// distorter_pipelined_368
module distorter_pipelined_368 #(parameter INT_WIDTH = 4,
                                 FRACT_WIDTH = 12,
                                 DATA_WIDTH = INT_WIDTH + FRACT_WIDTH)
                                (input wire clk_368,
                                 input wire rst_n,
                                 input wire signed [DATA_WIDTH-1 : 0] in_r,
                                 input wire signed [DATA_WIDTH-1 : 0] in_i,
                                 input wire signed [DATA_WIDTH-1 : 0] a10_r,
                                 input wire signed [DATA_WIDTH-1 : 0] a10_i,
                                 input wire signed [DATA_WIDTH-1 : 0] a30_r,
                                 input wire signed [DATA_WIDTH-1 : 0] a30_i,
                                 input wire signed [DATA_WIDTH-1 : 0] a50_r,
                                 input wire signed [DATA_WIDTH-1 : 0] a50_i,
                                 output reg signed [DATA_WIDTH-1 : 0] out_r,
                                 output reg signed [DATA_WIDTH-1 : 0] out_i);
Size in the first run: about 610 flip-flops, ~160 I/O pins, about 120,000 sq um of cells after synthesis.
clock: 2.58 ns
lec_check: 0
abc_area: 1
cap_margin: 0
cell_pad_in_sites_global_placement: 0
core_aspect_ratio: 0.64
core_margin: 2
core_utilization: 72
hold_slack_margin: -0.08
min_routing_layer: met1
place_density: 0.64
setup_slack_margin: 0.77
slew_margin: 20
tns_end_percent: 40
run.sh (not shown) runs the stock make flow with config.mk's settings and CLKGATE_MAP_FILE=.
The baseline did not get past 5_1_grt on GRT-0232.
Edit:
- ABC_AREA: 1 -> default
- CAP_MARGIN: 0 -> 15
- CELL_PAD_IN_SITES_GLOBAL_PLACEMENT: 0 -> default
- CORE_ASPECT_RATIO: 0.64 -> default
- CTS_CLUSTER_SIZE: default -> 72
- MIN_ROUTING_LAYER: met1 -> default
- PLACE_DENSITY: 0.64 -> default
- SETUP_SLACK_MARGIN: 0.77 -> 0.84
- SLEW_MARGIN: 20 -> 5
- TNS_END_PERCENT: 40 -> default
- clock period: 2.58 -> 7.09 ns (I/O delays scaled with it)
This time the run completed and failed the layout checks on setup timing.
Die size shrinks by 4.5%.
Synthesized area drops by 4.5%.
Synthesized cell count decreases by 16%.
Edit:
- CAP_MARGIN: 15 -> 20
- CORE_UTILIZATION: 72 -> 9
- CTS_CLUSTER_SIZE: 72 -> default
- HOLD_SLACK_MARGIN: -0.08 -> default
- SETUP_SLACK_MARGIN: 0.84 -> default
- SLEW_MARGIN: 5 -> 20
- clock period: 7.09 -> 9.0 ns (I/O delays scaled with it)
- With this change the flow finished clean
- worst setup slack improves by 980 ps
- routed wire length is higher by 6.3%
- utilization is lower by 73 points
- cell area is higher by 6.2%
- non-clock buffer count is lower by 776
- global-route usage is lower by 34 points
- hold slack degrades by 8.3 ps
- first-iteration DRC count is lower by 39%
- flip-flop count is unchanged
Edit:
- CORE_UTILIZATION: 9 -> 40
- clock period: 9.0 -> 8.64 ns (I/O delays scaled with it)
Setup slack gets worse by 260 ps.
Register-to-register slack is worse by 260 ps.
Synthesized area stays the same.
Core utilization rises by 33 points.
Critical path depth grows by 1.
Wire length is lower by about 13%.
Edit:
- CAP_MARGIN: 20 -> 15
- CORE_UTILIZATION: 40 -> 72
- CTS_CLUSTER_SIZE: default -> 72
- HOLD_SLACK_MARGIN: default -> 0.29
- SETUP_SLACK_MARGIN: default -> 0.87
- clock period: 8.64 -> 7.09 ns (I/O delays scaled with it)
=> With this change the flow reached the layout checks and failed them: setup timing. Final cell count went down by a few percent. Global-route usage came out higher by 18 points. Cell area is higher by a few percent.

---

## nickel
Starting RTL as in the previous note.
==> flow/design.v (excerpt) <==
module distorter_pipelined_368 #(parameter INT_WIDTH = 4,
                                 FRACT_WIDTH = 12,
                                 DATA_WIDTH = INT_WIDTH + FRACT_WIDTH)
                                (input wire clk_368,
                                 input wire rst_n,
                                 input wire signed [DATA_WIDTH-1 : 0] in_r,
                                 input wire signed [DATA_WIDTH-1 : 0] in_i,
                                 input wire signed [DATA_WIDTH-1 : 0] a10_r,
                                 input wire signed [DATA_WIDTH-1 : 0] a10_i,
                                 input wire signed [DATA_WIDTH-1 : 0] a30_r,
                                 input wire signed [DATA_WIDTH-1 : 0] a30_i,
                                 input wire signed [DATA_WIDTH-1 : 0] a50_r,
                                 input wire signed [DATA_WIDTH-1 : 0] a50_i,
                                 output reg signed [DATA_WIDTH-1 : 0] out_r,
                                 output reg signed [DATA_WIDTH-1 : 0] out_i);
Settings: LEC_CHECK=0, ABC_AREA=1, CAP_MARGIN=20, CELL_PAD_IN_SITES_DETAIL_PLACEMENT=1, CELL_PAD_IN_SITES_GLOBAL_PLACEMENT=1, CORE_ASPECT_RATIO=1.05, CORE_MARGIN=2, CORE_UTILIZATION=30, CTS_CLUSTER_DIAMETER=283, GPL_ROUTABILITY_DRIVEN=0, HOLD_SLACK_MARGIN=0.07, PLACE_DENSITY_LB_ADDON=0.13, SETUP_SLACK_MARGIN=-0.79, SLEW_MARGIN=35; clock period 9.0 ns.
For garnet, these inputs were changed with respect to nickel:
==> flow/config.mk <==
export PLATFORM = sky130hd
export DESIGN_NAME = distorter_pipelined_368
export DESIGN_NICKNAME = distorter_pipelined_368
export VERILOG_FILES = /design/flow/design.v
export SDC_FILE = /design/flow/constraint.sdc
export NUM_CORES = 4
export LEC_CHECK = 0
export CAP_MARGIN = 20
export CORE_MARGIN = 2
export CORE_UTILIZATION = 70
export CTS_CLUSTER_DIAMETER = 93
export SETUP_SLACK_MARGIN = 0.74
export SLEW_MARGIN = 20
==> flow/constraint.sdc <==
create_clock -name core_clock -period 3.68 [get_ports {clk_368}]
set_input_delay 0.7360 -clock core_clock [delete_from_list [all_inputs] [get_ports {clk_368}]]
set_output_delay 0.7360 -clock core_clock [all_outputs]
set_load 0.01 [all_outputs]
==> results <==
Of nickel and garnet, just one finished clean: nickel.
Sort nickel and garnet by per-instance average area after synthesis asc -> top: nickel
nickel → garnet: maximum clock insertion buffer count went down; utilization now sits higher; synthesis-to-finish area growth shows an increase of 13 points.
As far as flip-flop count goes, nickel and garnet are indistinguishable; the numbers are identical.
Comparing nickel with garnet, the total area of sequential cells came out essentially unchanged.
Taking nickel as the reference, in garnet share of the clock period used by the worst path after layout saw an increase; clock period minus final worst setup slack saw a decrease.
Portion of the layout cell area used by non-clock buffers was higher in garnet than in nickel.
Setup changes, garnet to zinc
-- flow/config.mk --
<<< garnet, line 8
export CAP_MARGIN = 20
>>> zinc, line 8
export CAP_MARGIN = 15
<<< garnet, line 10
export CORE_UTILIZATION = 70
export CTS_CLUSTER_DIAMETER = 93
export SETUP_SLACK_MARGIN = 0.74
>>> zinc, line 10
export CORE_UTILIZATION = 72
==> flow/constraint.sdc <==
create_clock -name core_clock -period 5.98 [get_ports {clk_368}]
set_input_delay 1.1960 -clock core_clock [delete_from_list [all_inputs] [get_ports {clk_368}]]
set_output_delay 1.1960 -clock core_clock [all_outputs]
set_load 0.01 [all_outputs]
[summary]
Going from garnet to zinc, die span in y shrank slightly.
When zinc is measured against garnet, its average detailed-routed wire length per instance turns out 7.7% higher.
Per the comparison of zinc with garnet, data required time at the worst endpoint went up 2350 ps, least setup slack across all paths after layout +1960 ps.
Final critical path time including I/O delays and setup (zinc over garnet): increase, 340 ps
The remaining max-slew budget at the tightest pin was comparable across zinc and garnet.
[zinc] flow finished | final checks: failed | reasons: setup timing
garnet → zinc: met3 usage in global routing up 0.93 points.
> inputs changed (zinc -> amber)
-- flow/config.mk --
<<< zinc, line 8
export CAP_MARGIN = 15
>>> amber, line 8
export CAP_MARGIN = 10
<<< zinc, line 11
export SLEW_MARGIN = 20
>>> amber, line 11
export HOLD_SLACK_MARGIN = 0.3
export SETUP_SLACK_MARGIN = 0.97
export SLEW_MARGIN = 5
==> flow/constraint.sdc <==
create_clock -name core_clock -period 7.16 [get_ports {clk_368}]
set_input_delay 1.4320 -clock core_clock [delete_from_list [all_inputs] [get_ports {clk_368}]]
set_output_delay 1.4320 -clock core_clock [all_outputs]
set_load 0.01 [all_outputs]
--- outcome ---
Layout checks on amber: not met. Flow itself completed; violations: setup timing.
Placement-stage worst setup slack (higher): amber
Row share of the cycle needed by the critical path after routing: amber lower / zinc higher
Taking zinc as the reference, in amber clock tree skew after final layout saw an increase; critical path depth decreased 3.3%.
#### Input delta (sierra over amber)
-- flow/config.mk --
<<< amber, line 8
export CAP_MARGIN = 10
>>> sierra, line 8
export CAP_MARGIN = 20
export CELL_PAD_IN_SITES_GLOBAL_PLACEMENT = 2
<<< amber, line 10
export CORE_UTILIZATION = 72
export HOLD_SLACK_MARGIN = 0.3
export SETUP_SLACK_MARGIN = 0.97
export SLEW_MARGIN = 5
>>> sierra, line 11
export CORE_UTILIZATION = 32
export SLEW_MARGIN = 25
==> flow/constraint.sdc <==
create_clock -name core_clock -period 13.9 [get_ports {clk_368}]
set_input_delay 2.7800 -clock core_clock [delete_from_list [all_inputs] [get_ports {clk_368}]]
set_output_delay 2.7800 -clock core_clock [all_outputs]
set_load 0.01 [all_outputs]
Results
sierra completed end to end with timing, DRC and antenna clean. On die area, sierra does worse than amber. Relative to amber, area of the multi-input gates decreased by about 3.3% in sierra. Summary — portion of the clock cycle consumed by the worst path in the final layout, sierra relative to amber: lower, by 40 points.
Changes in yarrow relative to sierra:
-- flow/config.mk --
<<< sierra, line 9
export CELL_PAD_IN_SITES_GLOBAL_PLACEMENT = 2
>>> yarrow, line 9
<<< sierra, line 11
export CORE_UTILIZATION = 32
export SLEW_MARGIN = 25
>>> yarrow, line 10
export CORE_UTILIZATION = 25
export SLEW_MARGIN = 20
==> flow/constraint.sdc <==
create_clock -name core_clock -period 8.64 [get_ports {clk_368}]
set_input_delay 1.7280 -clock core_clock [delete_from_list [all_inputs] [get_ports {clk_368}]]
set_output_delay 1.7280 -clock core_clock [all_outputs]
set_load 0.01 [all_outputs]
[summary]
The flow did not stop early for yarrow: all stages ran, and the layout cleared the timing, design-rule and antenna checks.
From sierra to yarrow the numbers moved as follows: post-route non-filler standard cell count rose by 1445, total number of sequential cells closely matched the old numbers, maximum frequency went up, transition time at the pin with the least slew margin now sits higher.
The share of the cycle needed by the critical path after routing of yarrow is higher than that of sierra.
Clock-buffer cell count shrinks by a little under 10% when moving from sierra to yarrow.
In the reports for sierra and yarrow, the smaller largest net degree at the start of global routing belongs to yarrow.
